Setup of job 8746:
==> flow/design.v <==
module AudDSP (
    input i_rst_n,
    input i_clk,
    input i_start,  
    input i_pause,  
    input [2:0] i_speed,
    input i_is_slow,
    input i_slow_mode,
    input i_daclrck,                
    input signed [15:0] i_sram_data,
    input [19:0] i_sram_stop_addr,  
    output signed [15:0] o_dac_data,
    output o_en,                    
    output o_is_pause,
    output [19:0] o_sram_addr
);
    localparam S_IDLE = 0;
    localparam S_PAUSE = 1;
    localparam S_PLAY = 2;
    localparam S_EMPTY = 3;
    reg [2:0] state_r, state_w;
    reg is_pause_r, is_pause_w;
    reg is_slow_r, is_slow_w;
    reg slow_mode_r, slow_mode_w;
    reg [2:0] speed_r, speed_w;
    reg [3:0] slow_counter_r, slow_counter_w;
    reg [1:0] get_data_counter_r, get_data_counter_w;
    reg [19:0] addr_r, addr_w;
    reg signed [15:0] sram_data_r, sram_data_w, sram_data_next_r, sram_data_next_w;
    reg [15:0] o_data_r, o_data_w;
    assign o_en = !i_daclrck;
    assign o_dac_data = o_data_r;
    assign o_sram_addr = addr_r;
    assign o_is_pause = is_pause_r;
    always @(*) begin
        state_w = state_r;
        case(state_r)
            S_IDLE: begin
                if(i_start)         state_w = S_PAUSE;
                else                state_w = S_IDLE;
            end
            S_PAUSE: begin
                if(!is_pause_r)     state_w = S_PLAY;
                else                state_w = S_PAUSE;
            end
            S_PLAY: begin
                if(is_pause_r)      state_w = S_PAUSE;
                else begin
                    if(!i_daclrck)  state_w = S_EMPTY;
                    else            state_w = S_PLAY;
                end
            end
            S_EMPTY: begin
                if(is_pause_r)      state_w = S_PAUSE;
                else begin
                    if(!i_daclrck)  state_w = S_EMPTY;
                    else            state_w = S_PLAY;
                end
            end
        endcase
    end
    always @(*) begin
        slow_counter_w = slow_counter_r;
        case(state_r)
            S_IDLE:     slow_counter_w = 0;
            S_PAUSE:    slow_counter_w = 0;
            S_PLAY: begin
                if(is_slow_r && !is_pause_r && i_daclrck) begin
                    if(slow_counter_r == speed_r)   slow_counter_w = 0;
                    else                            slow_counter_w = slow_counter_r + 1;
                end
            end
        endcase
    end
    always @(*) begin
        get_data_counter_w = get_data_counter_r;
        case(state_r)
            S_IDLE:     get_data_counter_w = 0;
            S_PAUSE:    get_data_counter_w = 0;
            S_PLAY: begin
                if(get_data_counter_r < 3)  get_data_counter_w = get_data_counter_r + 1;
            end
            S_EMPTY:    get_data_counter_w = 0;
        endcase
    end
    always @(*) begin
        is_pause_w = is_pause_r;
        case(state_r)
            S_IDLE:                 is_pause_w = 1;
            S_PAUSE: if(i_pause)    is_pause_w = 0;
            S_PLAY:  if(i_pause)    is_pause_w = 1;
            S_EMPTY: if(i_pause)    is_pause_w = 1;
        endcase
    end
    always @(*) begin
        is_slow_w = is_slow_r;
        slow_mode_w = slow_mode_r;
        speed_w = speed_r;
        case(state_r)
            S_IDLE: begin
                is_slow_w = 0;
                slow_mode_w = 0;
                speed_w = 0;
            end
            S_PAUSE: begin
                is_slow_w = i_is_slow;
                slow_mode_w = i_slow_mode;
                speed_w = i_speed;
            end
            S_PLAY: begin
                is_slow_w = is_slow_r;
                slow_mode_w = slow_mode_r;
                speed_w = speed_r;
            end
            S_EMPTY: begin
                is_slow_w = i_is_slow;
                slow_mode_w = i_slow_mode;
                speed_w = i_speed;
            end
        endcase
    end
    reg [20:0] temp_addr;      
    always @(*) begin
        addr_w = addr_r;
        temp_addr = addr_r;
        case(state_r)
            S_IDLE:     temp_addr = 0;
            S_PLAY: begin
                if(get_data_counter_r == 0) begin
                    if(is_slow_r) begin
                        if(slow_counter_r == 0)     temp_addr = addr_r + 1;
                    end
                    else                            temp_addr = addr_r + speed_r + 1;
                end
            end
        endcase
        if(temp_addr > i_sram_stop_addr)    addr_w = 0;
        else                                addr_w = temp_addr;
    end
    always @(*) begin
        sram_data_w = sram_data_r;
        sram_data_next_w = sram_data_next_r;
        case(state_r)
            S_IDLE: begin
                sram_data_w = 0;
                sram_data_next_w = 0;
            end
            S_PAUSE: begin
                sram_data_next_w = i_sram_data;
            end
            S_PLAY: begin
                if(get_data_counter_r == 2) begin
                    if(is_slow_r)begin           
                        if(slow_counter_r == 0) begin
                            sram_data_w = sram_data_next_r;
                            sram_data_next_w = i_sram_data;
                        end
                    end
                    else begin                   
                        sram_data_w = sram_data_next_r;
                        sram_data_next_w = i_sram_data;
                    end
                end
            end
        endcase
    end
    reg signed [16:0] diff;
    reg signed [20:0] diff_counter_prod;
    reg signed [20:0] diff_counter_prod_div_speed;
    always @(*) begin
        o_data_w = o_data_r;
        diff = 0;
        diff_counter_prod = 0;
        diff_counter_prod_div_speed = 0;
        case(state_r)
            S_IDLE: o_data_w = 0;
            S_PLAY: begin
                if(get_data_counter_r == 3) begin
                    if(is_slow_r) begin
                        if(slow_mode_r) begin
                            diff = $signed(sram_data_next_r) - $signed(sram_data_r);
                            diff_counter_prod = $signed(diff) * $signed({1'b0, slow_counter_r});
                            diff_counter_prod_div_speed = $signed($signed(diff_counter_prod) / $signed({1'b0, speed_r + 1}));
                            o_data_w = $signed($signed(sram_data_r) + $signed(diff_counter_prod_div_speed));
                        end
                        else o_data_w = sram_data_r;
                    end
                    else o_data_w = sram_data_r;
                end
            end
        endcase
    end
    always_ff @(posedge i_clk or negedge i_rst_n) begin
        if(!i_rst_n) begin
            state_r <= S_IDLE;
            is_pause_r <= 1;
            addr_r <= 0;
            speed_r <= 0;
            o_data_r <= 0;
            is_slow_r <= 0;
            slow_mode_r <= 0;
            sram_data_r <= 0;
            slow_counter_r <= 0;
            sram_data_next_r <= 0;
            get_data_counter_r <= 0;
        end
        else begin
            state_r <= state_w;
            is_pause_r <= is_pause_w;
            addr_r <= addr_w;
            speed_r <= i_speed;
            o_data_r <= o_data_w;
            is_slow_r <= i_is_slow;
            slow_mode_r <= i_slow_mode;
            sram_data_r <= sram_data_w;
            slow_counter_r <= slow_counter_w;
            sram_data_next_r <= sram_data_next_w;
            get_data_counter_r <= get_data_counter_w;
        end
    end
endmodule
clock: 132.0 ns
lec_check: 0
cap_margin: 20
cell_pad_in_sites_global_placement: 3
core_aspect_ratio: 1.72
core_margin: 3
core_utilization: 57
cts_cluster_diameter: 363
max_routing_layer: met4
min_routing_layer: met2
place_density_lb_addon: 0.09
setup_slack_margin: -2.0
slew_margin: 20
run.sh (not shown) runs the stock make flow with config.mk's settings and CLKGATE_MAP_FILE=.
Job 8746 failed in 3_1_place_gp_skip_io with FLW-0024.
[inputs] job 3863 vs job 8746
Settings: MIN_ROUTING_LAYER: met2 -> unset; ABC_AREA: unset -> 1; MAX_ROUTING_LAYER: met4 -> unset; CTS_CLUSTER_DIAMETER: 363 -> 372; CORE_UTILIZATION: 57 -> 63; PLACE_DENSITY_LB_ADDON: 0.09 -> unset; CORE_ASPECT_RATIO: 1.72 -> unset; CORE_MARGIN: 3 -> 2; CELL_PAD_IN_SITES_GLOBAL_PLACEMENT: 3 -> unset; CTS_CLUSTER_SIZE: unset -> 98; SETUP_SLACK_MARGIN: -2.0 -> unset; the clock period (ns, I/O delays scaled along): 132.0 -> 53.8.
[summary]
Re register area share after synthesis: job 3863 and job 8746 aren't equal, and the lower value belongs to job 3863.
Number of different library cells in the post-synthesis netlist was lower in the run labelled job 3863.
The area of the chip of job 3863 exceeds that of job 8746 by 5.9%.
The flow ran to completion for all of job 3863 and job 8746 but job 8746, which stopped partway.
Job 8746: it failed during 3_1_place_gp_skip_io, and the tool reported FLW-0024.
Changes in job 8921 relative to job 3863:
Settings: CTS_CLUSTER_SIZE removed (was 98); CTS_CLUSTER_DIAMETER removed (was 372); ABC_AREA removed (was 1); CORE_UTILIZATION changed from 63 to 45; the clock period (ns, I/O delays scaled along) changed from 53.8 to 48.7.
--- outcome ---
Ran to the end and failed final checks on negative setup slack: job 8921. Job 8921 vs. job 3863: part of the cycle the worst path needs now sits higher, relative area of non-clock buffer cells in the final design went up 29 points, worst hold slack dropped 0.016 ns.
Input-level comparison between job 111 and job 8921:
Settings: TNS_END_PERCENT newly set to 30; ABC_AREA newly set to 1; CTS_CLUSTER_DIAMETER newly set to 257; PLACE_DENSITY newly set to 0.42; CTS_CLUSTER_SIZE newly set to 100; SETUP_SLACK_MARGIN newly set to 5.0; CORE_UTILIZATION changed from 45 to 72.
- Seen in the log of job 111: GRT-0232 during 5_1_grt, after which the run never completed.
- From job 8921 to job 111 the numbers moved as follows: synthesized instance count went up by 2038, chip height went down by 13%.
- Compared to job 8921, job 111 has post-synthesis cell count from yosys 52% higher.
- Delta (job 111 minus job 8921): post-placement worst setup slack +11.02 ns; pre-placement core utilization has increased; die size went down by 25%.
